==> run a: inputs <==
==> flow/design.v (excerpt) <==
module labyrinth_car
(
	input  		 clk	,
	input  		 rst	,	 
	input  		 echoR,
	input  		 echoL,
	input  		 echoM,
	output 		 trigR,	 
	output 		 trigL,
	output 		 trigM,
	output 		 Tx	,
	output [3:0] motors_PWM,
	output 		 led,
	output 		 buzzer
);
wire [ 7:0] dataTransmit;
wire 			TxEnable 	;
wire [11:0] distanceR	;
wire [11:0] distanceL	;
wire [11:0] distanceM	;
wire 			endR 			;
wire 			endL			;
wire 			endM			;
wire [27:0]	duty			;
UART_Tx UART_Transmitter(
	.i_Clock(clk)        	,
	.i_Reset(rst)        	,
	.i_TX_DV(TxEnable)     	,
	.i_TX_Byte(dataTransmit),
	.o_TX_Serial(Tx) 		,
	.o_TX_Done()
);
algoritamKretanja AK
(
	.clk(clk)		,
	.rst(rst)		,
	.USR(distanceR),
	.USL(distanceL),
	.USM(distanceM),
	.endR(endR)		,
	.endL(endL)		,
	.endM(endM)		,
	.TxEnable(TxEnable)	,
	.TxData(dataTransmit),
	.duty(duty),
	.led(led),
	.buzzer(buzzer)
);
hcsr04 UltrasonicR
(
	.clk(clk)		,
	.rst(rst)		,
	.echoPin(echoR),
	.trigPin(trigR),
	.o_distance(distanceR),
	.M_end(endR)
);
hcsr04 UltrasonicL
(
	.clk(clk)		,
	.rst(rst)		,
	.echoPin(echoL),
	.trigPin(trigL),
  ...
==> flow/config.mk <==
export PLATFORM = sky130hd
export DESIGN_NAME = labyrinth_car
export DESIGN_NICKNAME = labyrinth_car
export VERILOG_FILES = /design/flow/design.v
export SDC_FILE = /design/flow/constraint.sdc
export NUM_CORES = 4
export LEC_CHECK = 0
export CAP_MARGIN = 20
export CELL_PAD_IN_SITES_DETAIL_PLACEMENT = 1
export CELL_PAD_IN_SITES_GLOBAL_PLACEMENT = 1
export CORE_MARGIN = 2
export CORE_UTILIZATION = 25
export CTS_CLUSTER_DIAMETER = 46
export CTS_CLUSTER_SIZE = 73
export MIN_ROUTING_LAYER = met1
export PLACE_DENSITY = 0.52
export SLEW_MARGIN = 25
==> flow/constraint.sdc <==
create_clock -name core_clock -period 3.47 [get_ports {clk}]
set_input_delay 0.6940 -clock core_clock [delete_from_list [all_inputs] [get_ports {clk}]]
set_output_delay 0.6940 -clock core_clock [all_outputs]
set_load 0.01 [all_outputs]
run.sh (not shown) runs the stock make flow with config.mk's settings and CLKGATE_MAP_FILE=.
==> run b (differences from run a) <==
Settings changed: CELL_PAD_IN_SITES_DETAIL_PLACEMENT 1 to unset, CELL_PAD_IN_SITES_GLOBAL_PLACEMENT 1 to unset, CORE_UTILIZATION 25 to 72, CTS_CLUSTER_DIAMETER 46 to unset, CTS_CLUSTER_SIZE 73 to unset, MIN_ROUTING_LAYER met1 to unset, PLACE_DENSITY 0.52 to unset, SETUP_SLACK_MARGIN set to 0.64, SLEW_MARGIN 25 to 20.
==> flow/constraint.sdc (replaced) <==
create_clock -name core_clock -period 4.46 [get_ports {clk}]
set_input_delay 0.8920 -clock core_clock [delete_from_list [all_inputs] [get_ports {clk}]]
set_output_delay 0.8920 -clock core_clock [all_outputs]
set_load 0.01 [all_outputs]
==> qor summary <==
Post-placement cell count: run b 2774; run a 3574
Ratio of final minimum period to clock period: run b 1.06; run a 1.32
GRT Total Usage: run b 0.317; run a 0.139
Via count of the first global-routing pass: run b 17.3k; run a 18.9k
Number of buffers created by CTS: run b 36; run a 57
Power share of the combinational group: run b 0.037; run a 0.031
Worst-case hold slack: run b 0.423 ns; run a 0.422 ns
Clock group share of total power: run b 0.500; run a 0.601
Wire length on met2: run b 23600 um; run a 27900 um
Worst setup slack after placement: run b -0.289 ns; run a -1.33 ns
Number of design-rule violations left by the first detailed-router iteration: run b 1715; run a 704
CP required: run b 4.91 ns; run a 3.97 ns
Detailed placer's ending HPWL: run b 33000 um; run a 43800 um
Clock slew at reported path FFs: run b 0.07 ns; run a 0.05 ns
Count of instances resized after the clock tree is built: run b 24; run a 21
Status: run b failed layout checks; run a failed layout checks
Violated checks: run b setup timing; run a setup timing
Number of setup buffers added after CTS: run b 12; run a 5
Net count of the finished layout: run b 2681; run a 2807
Clock network power: run b 3.16 mW; run a 6.18 mW
Share of the final layout cell area in multi-input gates: run b 0.580; run a 0.521
Arrival time at the worst endpoint: run b 5.19 ns; run a 5.09 ns
Longest individual stage delay on the worst path: run b 0.57 ns; run a 0.55 ns
Fp_density: run b 0.734; run a 0.253
No activity file was given, so power comes from the tool's default toggle rates.
